==> wip/cedar: inputs <==
==> flow/design.v <==
module processor
(
	output reg w_en,
	output reg done,
	output reg [7:0] addr,
	output reg [31:0] data_out,
	input clk,
	input rst_n,
	input start,
	input [31:0] data_in
);
	parameter RESET = 3'd0;
	parameter READ_DATA = 3'd1;
	parameter READ_INSTRUCTON = 3'd2;
	parameter DELAY = 3'd3;
	parameter EXECUTE = 3'd4;
	parameter ADD = 3'd0;
	parameter SUB = 3'd1;
	parameter MUL = 3'd2;
	parameter TR = 3'd3;
	parameter DET = 3'd4;
	reg [2:0] cs,ns;
	reg [1:0] read_data_counter;
	reg [3:0] a11,a12,a21,a22,b11,b12,b21,b22;
	always@(posedge clk or negedge rst_n)begin
		if(~rst_n) cs <= RESET;
		else cs <= ns;
	end
	always@(*)begin
		case(cs)
			RESET : ns = (start & rst_n) ? READ_DATA : RESET;
			READ_DATA : ns = (read_data_counter == 2) ? READ_INSTRUCTON : READ_DATA;
			READ_INSTRUCTON : ns = DELAY;
			DELAY : ns = EXECUTE;
			EXECUTE : ns = RESET;
			default : ns = RESET;
		endcase
	end
	always@(posedge clk or negedge rst_n)begin
		if(~rst_n)begin
			done <= 0;
			w_en <= 0;
			addr <= 8'd255;
			data_out <= 0;
			read_data_counter <= 0;
			a11 <= 0;
			a12 <= 0;
			a21 <= 0; 
			a22 <= 0;
			b11 <= 0;
			b12 <= 0;
			b21 <= 0;
			b22 <= 0;	
		end
		else begin
			case(ns)
				RESET : begin
					done <= 0;
					w_en <= 0;
					addr <= 8'd255;
					data_out <= 0;
					read_data_counter <= 0;
					a11 <= 0;
					a12 <= 0;
					a21 <= 0; 
					a22 <= 0;
					b11 <= 0;
					b12 <= 0;
					b21 <= 0;
					b22 <= 0;
				end
				READ_DATA : begin
					done <= 0;
					w_en <= 0;
					addr <= 8'd255;
					data_out <= 0;
					read_data_counter <= read_data_counter + 1;
					a11 <= data_in[3:0];
					a12 <= data_in[7:4];
					a21 <= data_in[11:8]; 
					a22 <= data_in[15:12];
					b11 <= data_in[19:16];
					b12 <= data_in[23:20];
					b21 <= data_in[27:24];
					b22 <= data_in[31:28];
				end
				READ_INSTRUCTON : begin
					done <= 0;
					w_en <= 0;
					addr <= 0;
					data_out <= 0;
					read_data_counter <= 0;
					a11 <= a11;
					a12 <= a12;
					a21 <= a21; 
					a22 <= a22;
					b11 <= b11;
					b12 <= b12;
					b21 <= b21;
					b22 <= b22;
				end
				DELAY : begin
					done <= done;
					w_en <= w_en;
					addr <= addr;
					data_out <= 0;
					read_data_counter <= 0;
					a11 <= a11;
					a12 <= a12;
					a21 <= a21; 
					a22 <= a22;
					b11 <= b11;
					b12 <= b12;
					b21 <= b21;
					b22 <= b22;
				end
				EXECUTE : begin
					addr <= data_in[7:0];
					read_data_counter <= read_data_counter;
					a11 <= a11;
					a12 <= a12;
					a21 <= a21; 
					a22 <= a22;
					b11 <= b11;
					b12 <= b12;
					b21 <= b21;
					b22 <= b22;
					case(data_in[31:29])
						ADD : begin
							done <= 1;
							w_en <= 1;
							data_out [7:0] <= $signed(a11) + $signed(b11);
							data_out [15:8] <= $signed(a12) + $signed(b12);
							data_out [23:16] <= $signed(a21) + $signed(b21);
							data_out [31:24] <= $signed(a22) + $signed(b22);
						end
						SUB : begin
							done <= 1;
							w_en <= 1;
							data_out [7:0] <= $signed(a11) - $signed(b11);
							data_out [15:8] <= $signed(a12) - $signed(b12);
							data_out [23:16] <= $signed(a21) - $signed(b21);
							data_out [31:24] <= $signed(a22) - $signed(b22);
						end
						MUL : begin
							done <= 1;
							w_en <= 1;
							data_out [7:0] <= ($signed(a11) * $signed(b11)) + ($signed(a12) * $signed(b21));
							data_out [15:8] <= ($signed(a11) * $signed(b12)) + ($signed(a12) * $signed(b22));
							data_out [23:16] <= ($signed(a21) * $signed(b11)) + ($signed(a22) * $signed(b21));
							data_out [31:24] <= ($signed(a21) * $signed(b12)) + ($signed(a22) * $signed(b22));
						end
						TR : begin
							done <= 1;
							w_en <= 1;
							data_out [7:0] <= {a11[3],a11[3],a11[3],a11[3],a11};
							data_out [15:8] <= {a21[3],a21[3],a21[3],a21[3],a21};
							data_out [23:16] <= {a12[3],a12[3],a12[3],a12[3],a12};
							data_out [31:24] <= {a22[3],a22[3],a22[3],a22[3],a22};
						end
						DET : begin
							done <= 1;
							w_en <= 1;
							data_out <= ($signed(a11) * $signed(a22)) - ($signed(a12) * $signed(a21));
						end
						default : begin
							done <= 0;
							w_en <= 0;
						end
					endcase
				end
			endcase
		end
	end
endmodule
==> flow/run.sh <==
#!/bin/bash
# the make line also repeats each setting of config.mk as NAME=value (left out here)
make -C /OpenROAD-flow-scripts/flow DESIGN_CONFIG=/design/flow/config.mk WORK_HOME=/design/flow/orfs CLKGATE_MAP_FILE= finish
==> flow/config.mk <==
export PLATFORM = sky130hd
export DESIGN_NAME = processor
export DESIGN_NICKNAME = processor
export VERILOG_FILES = /design/flow/design.v
export SDC_FILE = /design/flow/constraint.sdc
export NUM_CORES = 4
export LEC_CHECK = 0
export CAP_MARGIN = 20
export CORE_MARGIN = 2
export CORE_UTILIZATION = 54
export CTS_CLUSTER_DIAMETER = 397
export CTS_CLUSTER_SIZE = 99
export GPL_ROUTABILITY_DRIVEN = 0
export GPL_TIMING_DRIVEN = 1
export PLACE_DENSITY_LB_ADDON = 0.29
export SLEW_MARGIN = 20
export TNS_END_PERCENT = 15
==> flow/constraint.sdc <==
create_clock -name core_clock -period 7.21 [get_ports {clk}]
set_input_delay 1.4420 -clock core_clock [delete_from_list [all_inputs] [get_ports {clk}]]
set_output_delay 1.4420 -clock core_clock [all_outputs]
set_load 0.01 [all_outputs]
==> inputs of wip/juniper, as changes to wip/cedar <==
- ABC_AREA: default -> 1
- CORE_UTILIZATION: 54 -> 68
- CTS_CLUSTER_DIAMETER: 397 -> default
- CTS_CLUSTER_SIZE: 99 -> default
- GPL_ROUTABILITY_DRIVEN: 0 -> default
- GPL_TIMING_DRIVEN: 1 -> default
- PLACE_DENSITY_LB_ADDON: 0.29 -> default
- TNS_END_PERCENT: 15 -> default
==> flow/constraint.sdc (replaced) <==
create_clock -name core_clock -period 8.63 [get_ports {clk}]
set_input_delay 1.7260 -clock core_clock [delete_from_list [all_inputs] [get_ports {clk}]]
set_output_delay 1.7260 -clock core_clock [all_outputs]
set_load 0.01 [all_outputs]
==> inputs of wip/harbor, as changes to wip/cedar <==
- CORE_UTILIZATION: 54 -> 72
- CTS_CLUSTER_DIAMETER: 397 -> 28
- CTS_CLUSTER_SIZE: 99 -> default
- GPL_ROUTABILITY_DRIVEN: 0 -> default
- GPL_TIMING_DRIVEN: 1 -> default
- MAX_ROUTING_LAYER: default -> met4
- PLACE_DENSITY_LB_ADDON: 0.29 -> default
- SETUP_SLACK_MARGIN: default -> 1.33
- TNS_END_PERCENT: 15 -> default
==> flow/constraint.sdc (replaced) <==
create_clock -name core_clock -period 4.7 [get_ports {clk}]
set_input_delay 0.9400 -clock core_clock [delete_from_list [all_inputs] [get_ports {clk}]]
set_output_delay 0.9400 -clock core_clock [all_outputs]
set_load 0.01 [all_outputs]
==> summary of the runs <==
wip/harbor completed and failed the layout checks on negative setup slack. wip/juniper finished with timing, DRC and antenna clean. wip/cedar completed without violations. Against wip/juniper, the global-route usage of wip/cedar is lower by 7.6 points. In wip/cedar the utilization is lower than in wip/harbor, by 27 points. Synthesized cell count: wip/harbor is smaller than wip/juniper (about 23%). The highest non-clock buffer count belongs to wip/harbor, the lowest to wip/juniper. Between wip/cedar and wip/juniper, the lower first-iteration DRC count is in wip/juniper (gap about 10%, measured against wip/juniper). Via count, highest first: wip/juniper, wip/harbor, wip/cedar.
==> figures <==
| metric | wip/harbor | wip/juniper | wip/cedar |
|---|---|---|---|
| Post-layout minimum cycle time | 4.77 ns | 5.34 ns | 5.52 ns |
| Slew @ Worst Pin | 0.994 ns | 0.931 ns | 1.05 ns |
| CTS clock-pin slew for the worst setup and hold paths | 0.08 ns | 0.08 ns | 0.07 ns |
| Sequential-to-total area share from yosys stat | 0.173 | 0.161 | 0.173 |
| Number of cells in the yosys synthesis report | 1,297 | 1,684 | 1,297 |
| Half-perimeter wire length after placement | 27.1 mm | 27.0 mm | 25.0 mm |
| CORE AREA | 15,800 sq um | 18,000 sq um | 21,100 sq um |
| Vias | 10.4k | 11.2k | 9,242 |
| Final standard cell utilization of the core | 0.878 | 0.765 | 0.613 |
| Result of the run | failed layout checks | complete, no violations | complete, no violations |
| Layout check failures | negative setup slack | - | - |
| Total die area | 17,100 sq um | 19,500 sq um | 22,700 sq um |
| Mean number of vias per cell | 6.33 | 5.69 | 5.67 |
| Final cell count without fillers | 1,644 | 1,968 | 1,629 |
